==> flow/design.v (excerpt) <==
module cmplx_mult(
input logic clk,
input logic [10-1:0] switches,
output logic [8-1:0] LED,
output logic [6:0] HEX0,
output logic [6:0] HEX1,
output logic [6:0] HEX2,
output logic [6:0] HEX3,
output logic [6:0] HEX4,
output logic [6:0] HEX5,
output logic [6:0] HEX6,
output logic [6:0] HEX7);
For scale: ~110 flip-flops.
make LEC_CHECK=0 ABC_AREA=1 CAP_MARGIN=20 CORE_MARGIN=2 CORE_UTILIZATION=65 CTS_CLUSTER_DIAMETER=331 CTS_CLUSTER_SIZE=100 PLACE_DENSITY=0.35 SLEW_MARGIN=20 TNS_END_PERCENT=10 finish   # period 10.5 ns
run.sh (not shown) runs the stock make flow with config.mk's settings and CLKGATE_MAP_FILE=.
The starting point produced a layout that fails on setup timing.
Change:
Settings changed: CTS_CLUSTER_DIAMETER 331 to default, CTS_CLUSTER_SIZE 100 to default, HOLD_SLACK_MARGIN from default to 0.29, PLACE_DENSITY 0.35 to 0.6, TNS_END_PERCENT 10 to default.
Clock period 10.5 ns to 12.6 ns, I/O delays scaled along.
The new run produced a layout that fails on setup timing; clock-buffer cell count is unchanged; cell count shrinks slightly; utilization shrinks by 0.32 points; synthesized cell count is unchanged; area after synthesis is unchanged; sequential share of layout area barely changes; first-iteration DRC count shrinks by a few percent.


Starting RTL as in the previous note.
make LEC_CHECK=0 ABC_AREA=1 CAP_MARGIN=20 CORE_MARGIN=2 CORE_UTILIZATION=72 CTS_CLUSTER_SIZE=42 HOLD_SLACK_MARGIN=0.29 PLACE_DENSITY_LB_ADDON=0.2 SLEW_MARGIN=20 finish   # period 12.6 ns
The starting point died in global routing (5_1_grt) with GRT-0232.
Next try:
- CTS_CLUSTER_DIAMETER: unset -> 373
- CTS_CLUSTER_SIZE: 42 -> 98
- HOLD_SLACK_MARGIN: 0.29 -> unset
- PLACE_DENSITY: unset -> 0.41
- PLACE_DENSITY_LB_ADDON: 0.2 -> unset
- clock period: 12.6 -> 18.1 ns (I/O delays scaled with it)
What happened: Now the flow finished with timing, DRC and antenna clean. Synthesized area is unchanged. Die area is unchanged. Synthesized cell count does not change.
Next try:
- ABC_AREA: 1 -> unset
- CORE_UTILIZATION: 72 -> 56
- CTS_CLUSTER_DIAMETER: 373 -> unset
- CTS_CLUSTER_SIZE: 98 -> unset
- PLACE_DENSITY: 0.41 -> unset
- clock period: 18.1 -> 10.5 ns (I/O delays scaled with it)
With this change the flow produced a layout that fails on negative setup slack.
Flip-flop count is unchanged.
Worst setup slack loses 4.5 ns.
Area after synthesis went down by 4.9%.
Via count went down by 1.2%.
Clock-buffer cell count came out lower by 1.
Next try:
- CORE_UTILIZATION: 56 -> 72
- PLACE_DENSITY: unset -> 0.66
- clock period: 10.5 -> 14.4 ns (I/O delays scaled with it)
Outcome: With this change the flow stopped in global routing (5_1_grt) on GRT-0232. Die size went down by 22%. Synthesized cell count is unchanged. Area after synthesis is unchanged.


Starting RTL as in the previous note.
## cmplx_mult
module cmplx_mult(
input logic clk,
input logic [10-1:0] switches,
output logic [8-1:0] LED,
output logic [6:0] HEX0,
output logic [6:0] HEX1,
output logic [6:0] HEX2,
output logic [6:0] HEX3,
output logic [6:0] HEX4,
output logic [6:0] HEX5,
output logic [6:0] HEX6,
output logic [6:0] HEX7);
make LEC_CHECK=0 ABC_AREA=1 CAP_MARGIN=20 CORE_ASPECT_RATIO=0.5 CORE_MARGIN=2 CORE_UTILIZATION=72 CTS_CLUSTER_DIAMETER=398 CTS_CLUSTER_SIZE=100 PLACE_DENSITY=0.38 SETUP_SLACK_MARGIN=1.28 SLEW_MARGIN=20 TNS_END_PERCENT=10 finish   # period 10.0 ns
The first run aborted during 5_1_grt (GRT-0232).
Then changed:
CORE_ASPECT_RATIO = not set   (was 0.5)
CTS_CLUSTER_DIAMETER = 394   (was 398)
CTS_CLUSTER_SIZE = 97   (was 100)
SETUP_SLACK_MARGIN = not set   (was 1.28)
TNS_END_PERCENT = 20   (was 10)
clock period = 11.1 ns   (was 10.0 ns; I/O delays follow)
The changed run never finished: it broke off in 5_1_grt (GRT-0232); die area barely changes; area after synthesis is unchanged; synthesized cell count is unchanged.
Then changed:
ABC_AREA = not set   (was 1)
CORE_UTILIZATION = 58   (was 72)
CTS_CLUSTER_DIAMETER = not set   (was 394)
CTS_CLUSTER_SIZE = not set   (was 97)
PLACE_DENSITY = 0.6   (was 0.38)
TNS_END_PERCENT = not set   (was 20)
Result: The changed run finished with negative setup slack left. Die size rose by 18%. Synthesized area fell by 4.9%. Synthesized cell count fell by 23%.


== harbor ==
Starting RTL as in the previous note.
clock: 10.9 ns
lec_check: 0
cap_margin: 15
core_margin: 3
core_utilization: 40
gpl_timing_driven: 0
place_density: 0.6
slew_margin: 20
Status harbor: flow complete, layout not clean - setup timing
Changes in quartz relative to harbor:
==> flow/config.mk <==
export PLATFORM = sky130hd
export DESIGN_NAME = cmplx_mult
export DESIGN_NICKNAME = cmplx_mult
export VERILOG_FILES = /design/flow/design.v
export SDC_FILE = /design/flow/constraint.sdc
export NUM_CORES = 4
export LEC_CHECK = 0
export CAP_MARGIN = 20
export CORE_MARGIN = 2
export CORE_UTILIZATION = 56
export PLACE_DENSITY = 0.6
export SLEW_MARGIN = 20
==> flow/constraint.sdc <==
create_clock -name core_clock -period 28.5 [get_ports {clk}]
set_input_delay 5.7000 -clock core_clock [delete_from_list [all_inputs] [get_ports {clk}]]
set_output_delay 5.7000 -clock core_clock [all_outputs]
set_load 0.01 [all_outputs]
==> comparison <==
- quartz went all the way through the flow, and no timing, DRC or antenna check failed.
- Looking only at worst-skew pair later-pin latency, and setting everything else aside, the higher value of harbor and quartz goes to harbor.
- Critical path's slowest cell: edfxtp_1 -> harbor, xor2_1 -> quartz
- HEX0[5] as the end of the critical path was reported by quartz, and HEX4[0] by harbor.
- Side by side, final critical-path share of the clock period turned out lower in quartz than in harbor.
- register to output pin as the type of the setup path with the least slack was reported by harbor, and input port to output pin by quartz.
- Taking harbor as 1.0, quartz lands at 0.23 on number of ordinary and repair buffers in the finished layout.
- Per the comparison of quartz with harbor, via count normalized by instance count +about 4.6%, CTS clock-pin slew for the worst setup and hold paths ~0 delta, total number of vias -10%, minimum hold slack -0.0092 ns.
The inputs of xenon differ from those of quartz as listed below.
==> flow/config.mk <==
export PLATFORM = sky130hd
export DESIGN_NAME = cmplx_mult
export DESIGN_NICKNAME = cmplx_mult
export VERILOG_FILES = /design/flow/design.v
export SDC_FILE = /design/flow/constraint.sdc
export NUM_CORES = 4
export LEC_CHECK = 0
export ABC_AREA = 1
export CAP_MARGIN = 20
export CORE_MARGIN = 2
export CORE_UTILIZATION = 68
export CTS_CLUSTER_DIAMETER = 94
export SLEW_MARGIN = 20
==> flow/constraint.sdc <==
create_clock -name core_clock -period 11.6 [get_ports {clk}]
set_input_delay 2.3200 -clock core_clock [delete_from_list [all_inputs] [get_ports {clk}]]
set_output_delay 2.3200 -clock core_clock [all_outputs]
set_load 0.01 [all_outputs]
Looking only at post-synthesis share of cell area spent on and, or, nand and nor gates, and setting everything else aside, the lower value of xenon and quartz goes to quartz.
The post-synthesis to final-layout area growth in xenon sits 25 points above the value recorded for quartz.
Measured against each other, xenon and quartz differ in worst setup slack, the lower figure coming from xenon.
Ran to the end and failed final checks on setup timing: xenon.
Reported for xenon and quartz, flip-flop and latch count turned out identical to the last digit.
Going from quartz to xenon, overall fraction of global-route tracks in use grows by 16 points.
Inputs modified between xenon and lagoon:
==> flow/config.mk <==
export PLATFORM = sky130hd
export DESIGN_NAME = cmplx_mult
export DESIGN_NICKNAME = cmplx_mult
export VERILOG_FILES = /design/flow/design.v
export SDC_FILE = /design/flow/constraint.sdc
export NUM_CORES = 4
export LEC_CHECK = 0
export CAP_MARGIN = 20
export CORE_MARGIN = 2
export CORE_UTILIZATION = 72
export CTS_CLUSTER_SIZE = 100
export PLACE_DENSITY = 0.6
export SLEW_MARGIN = 20
==> flow/constraint.sdc <==
create_clock -name core_clock -period 10.0 [get_ports {clk}]
set_input_delay 2.0000 -clock core_clock [delete_from_list [all_inputs] [get_ports {clk}]]
set_output_delay 2.0000 -clock core_clock [all_outputs]
set_load 0.01 [all_outputs]
Notes after the runs:
Flow for lagoon halted at clock tree synthesis, error code DPL-0033.
Looking at yosys stat cell total across lagoon and xenon, the one that comes out lower is lagoon.
In the floorplan summary, lagoon is listed with a die area less than that of xenon.
xenon has a higher x dimension of the die than lagoon.
Going from xenon to lagoon, fraction of the mapped netlist area in adder cells higher, unique cell type count in the Yosys netlist moved up, height of the die went down by 5.1%.


## JK
cmplx_mult again, from the RTL that the note above started with.
==> flow/config.mk <==
export PLATFORM = sky130hd
export DESIGN_NAME = cmplx_mult
export DESIGN_NICKNAME = cmplx_mult
export VERILOG_FILES = /design/flow/design.v
export SDC_FILE = /design/flow/constraint.sdc
export NUM_CORES = 4
export LEC_CHECK = 0
export ABC_AREA = 1
export CAP_MARGIN = 20
export CORE_MARGIN = 2
export CORE_UTILIZATION = 72
export CTS_CLUSTER_DIAMETER = 231
export CTS_CLUSTER_SIZE = 33
export GPL_TIMING_DRIVEN = 1
export MAX_ROUTING_LAYER = met4
export PLACE_DENSITY_LB_ADDON = 0.19
export SETUP_SLACK_MARGIN = -0.71
export SLEW_MARGIN = 20
export TNS_END_PERCENT = 100
==> flow/constraint.sdc <==
create_clock -name core_clock -period 12.5 [get_ports {clk}]
set_input_delay 2.5000 -clock core_clock [delete_from_list [all_inputs] [get_ports {clk}]]
set_output_delay 2.5000 -clock core_clock [all_outputs]
set_load 0.01 [all_outputs]
JK: flow complete, layout not clean; failing: negative setup slack
Here is what was changed in the inputs of MS compared with JK.
Settings: TNS_END_PERCENT: 100 -> 5; GPL_TIMING_DRIVEN: 1 -> unset; MAX_ROUTING_LAYER: met4 -> unset; CTS_CLUSTER_SIZE: 33 -> unset; SETUP_SLACK_MARGIN: -0.71 -> unset; CTS_CLUSTER_DIAMETER: 231 -> unset; HOLD_SLACK_MARGIN: unset -> 0.29; the clock period (ns, I/O delays scaled along): 12.5 -> 12.6.
MS: aborted in global routing (5_1_grt) (tool error). Status: area of the core region parity (JK, MS). Comparing JK against MS, there is no change at all in die area. MS vs JK: number of buffers inserted for hold repair after clock tree synthesis up in MS. Reported for MS and JK, synthesized cell count turned out identical to the last digit. Post-place setup slack on MS is up relative to JK. MS ended up with a higher number of gates resized after cts than JK did. Share of synthesized registers carrying an async set or reset came out exactly the same in MS and JK. From JK to MS, register bit count reported by yosys did not move at all. Compared with JK, number of placed cells counting well taps in MS decreased slightly.
Changes in AL relative to MS:
Settings: CTS_CLUSTER_DIAMETER: unset -> 227; TNS_END_PERCENT: 5 -> unset; PLACE_DENSITY_LB_ADDON: 0.19 -> 0.02; CTS_CLUSTER_SIZE: unset -> 43; SETUP_SLACK_MARGIN: unset -> -1.24; the clock period (ns, I/O delays scaled along): 12.6 -> 12.8.
## What came out
Among MS and AL, the run that stopped before the end is MS, and it is the only one. Ran to the end and failed final checks on negative setup slack: AL. Status(MS) = ERROR, stage = global routing (5_1_grt). Between AL and MS, the number of unique standard cell types used by synthesis figures differ only marginally. AL reports a lower final weighted congestion in routability-driven placement than MS does. In the reports for AL and MS, the smaller number of setup buffers added after CTS belongs to AL. Compared with MS, in AL maximum clock path buffer count shows no meaningful change, cell count after placement essentially unchanged, number of resized instances in the post-cts repair step -128, fraction of the yosys area taken by sequential cells held steady.
--- input diff AL..TR ---
Settings: a change of CTS_CLUSTER_SIZE from 43 to 42; a deleted PLACE_DENSITY_LB_ADDON that had been 0.02; a deleted HOLD_SLACK_MARGIN that had been 0.29; a change of CTS_CLUSTER_DIAMETER from 227 to 94; a deleted SETUP_SLACK_MARGIN that had been -1.24; a change of the clock period (ns, I/O delays scaled along) from 12.8 to 13.3.
## What came out
- Across AL and TR, no clean finish was achieved.
- What the final checks of AL revealed, after a flow that finished every stage, was a layout that fails on negative setup slack.
- AL -> TR: number of buffers added by the clock tree synthesis step delta 0, exact match
- ~same count of cell types in the netlist in TR and AL
- From AL to TR, row count did not move at all.
- Post-CTS setup repair buffer count (lower): AL
- Post-cts gate resize count: TR vs AL up 152
- Placed instance count ended up 50 lower on TR than on AL.
- Cell area after placement: TR < AL
> inputs changed (TR -> PW)
Settings: CORE_UTILIZATION changed from 72 to 70; CTS_CLUSTER_SIZE changed from 42 to 41; the clock period (ns, I/O delays scaled along) changed from 13.3 to 13.6.
==> results <==
- Although PW finished all stages, its layout failed final checks on negative setup slack.
- Re synthesized area: no difference whatsoever between TR and PW.
- As of PW, horizontal extent of the die had risen slightly compared to TR.
- Comparing the two runs side by side, PW comes out behind TR on die footprint.
- Count of buffers added by post-CTS timing repair for setup: higher on TR
- Diff TR -> PW: cell total after placement held, worst setup timing slack at the placement stage higher, standard cell area after detailed placement neither gained nor lost much, floorplan die height higher.
- Final weighted congestion of routability-driven global placement for PW: 0.014 up relative to TR
- Simple-gate share of the synthesized area: TR vs PW identical
- Synthesized chip area reported by yosys came out exactly the same in TR and PW.


Setup of v11:
Starting RTL as in the previous note.
Settings: LEC_CHECK=0, ABC_AREA=1, CAP_MARGIN=15, CELL_PAD_IN_SITES_DETAIL_PLACEMENT=1, CELL_PAD_IN_SITES_GLOBAL_PLACEMENT=1, CORE_MARGIN=5, CORE_UTILIZATION=53, GPL_TIMING_DRIVEN=1, HOLD_SLACK_MARGIN=0.21, MAX_ROUTING_LAYER=met5, MIN_ROUTING_LAYER=met2, PLACE_DENSITY=0.6, SETUP_SLACK_MARGIN=-1.01, SLEW_MARGIN=20; clock period 10.9 ns.
Flow for v11 halted at 4_1_cts, error code DPL-0033.
For v1, these inputs were changed with respect to v11:
Settings: clearing PLACE_DENSITY, which used to be 0.6; swapping 5 for 2 in CORE_MARGIN; swapping 53 for 40 in CORE_UTILIZATION; putting PLACE_DENSITY_LB_ADDON at 0.18 where nothing was set; putting CTS_CLUSTER_DIAMETER at 132 where nothing was set; clearing GPL_TIMING_DRIVEN, which used to be 1; swapping 20 for 0 in SLEW_MARGIN; clearing HOLD_SLACK_MARGIN, which used to be 0.21; putting CORE_ASPECT_RATIO at 1.13 where nothing was set; swapping 15 for 20 in CAP_MARGIN; clearing SETUP_SLACK_MARGIN, which used to be -1.01; swapping 10.9 for 11.0 in the clock period (ns, I/O delays scaled along).
Findings:
The run showing the greater vertical die dimension is v1. The remaining runs in v11 and v1 completed every stage, whereas v11 halted early. Looking at post-place setup slack, v1 sits 860 ps higher than v11 does. Compared to v11, v1 was floorplanned on a bigger die. Comparing v11 against v1, there is no change at all in xor and xnor fraction of the mapped netlist area. Compared with v11, v1 shows instance area at placement higher by about 0.8%. Changes observed in v1 relative to v11: effective utilization at floorplan has decreased; chip area from the yosys synthesis statistics has remained practically unchanged; synthesized cell count has remained practically unchanged; number of placed instances, taps included has increased. From v11 to v1 the numbers moved as follows: synthesized area has remained practically unchanged; count of standard-cell rows moved up.
> inputs changed (v1 -> v59)
Settings: a deleted MAX_ROUTING_LAYER that had been met5; a deleted ABC_AREA that had been 1; a change of SLEW_MARGIN from 0 to 20; a deleted CELL_PAD_IN_SITES_DETAIL_PLACEMENT that had been 1; a deleted PLACE_DENSITY_LB_ADDON that had been 0.18; a deleted CORE_ASPECT_RATIO that had been 1.13; a change of CORE_UTILIZATION from 40 to 14; a deleted MIN_ROUTING_LAYER that had been met2; a deleted CTS_CLUSTER_DIAMETER that had been 132; a deleted CELL_PAD_IN_SITES_GLOBAL_PLACEMENT that had been 1; an added PLACE_DENSITY of 0.6; a change of the clock period (ns, I/O delays scaled along) from 11.0 to 28.5.
v59: PASS, flow complete, no timing, DRC or antenna violations
Sequential share of cell area: v59 > v1
Relative to v1, the final cell area reported for v59 is lower.
Per the comparison of v59 with v1, area growth from synthesis to final layout now sits lower, clock-buffer cell count now sits lower.
--- input diff v59..v12 ---
Settings: CORE_UTILIZATION changed from 14 to 72; ABC_AREA newly set to 1; PLACE_DENSITY changed from 0.6 to 0.41.
==> results <==
- Global-route usage, v59 and v12, higher one = v12.
- Across both runs, worst-path maximum fanout was lower for v12 than for v59.
- v12 vs. v59: synthesized area has increased, final area decreased 3.7%.
- v12 ends up with a sequential share of layout area that is 0.54 points higher than in v59.
- v59 has higher relative area change from synthesis to final layout than v12.
- Total number of tap cells on v12 is down relative to v59.
Relative to v12, the following input files were edited for v23:
Settings: a change of PLACE_DENSITY from 0.41 to 0.6; an added CTS_CLUSTER_SIZE of 43; an added CTS_CLUSTER_DIAMETER of 227; a change of the clock period (ns, I/O delays scaled along) from 28.5 to 12.8.
### Flow results
- v23 -> stages 100% | layout checks FAIL | setup timing
- v23 against v12: core footprint closely matched the old numbers, final worst slack shows a reduction of 10,900 ps, required time at the worst-slack endpoint decreased by 12,560 ps relative to the old numbers, detailed-route via count increased 30%, number of buffers inserted by post-CTS setup repair higher.
- v23: fraction of the cycle the final worst path needs 48 points above v12
- Cell count: lower on v12
The inputs of v4 differ from those of v23 as listed below.
Settings: PLACE_DENSITY_LB_ADDON newly set to 0.01; SETUP_SLACK_MARGIN newly set to 0.7; PLACE_DENSITY removed (was 0.6).
==> results <==
- As the logs show, v4 stopped at 5_1_grt after a tool error, so it never reached the end of the flow.
- v23 and v4 ended up with nearly the same level count of the clock H-tree.
- Taking v23 as the reference point, the cell area reported after detailed placement of v4 rises by 0.37%.
- v4 vs v23 — number of cells upsized or downsized after cts climbed by more than 10%
- Number of placed instances, taps included: v23 vs v4 — no meaningful difference
- Post-detailed-placement half-perimeter wirelength: v4 > v23
- Between v23 and v4, the synthesized area does not differ in any meaningful way.
- Diff v23..v4 | floorplan utilization | unchanged
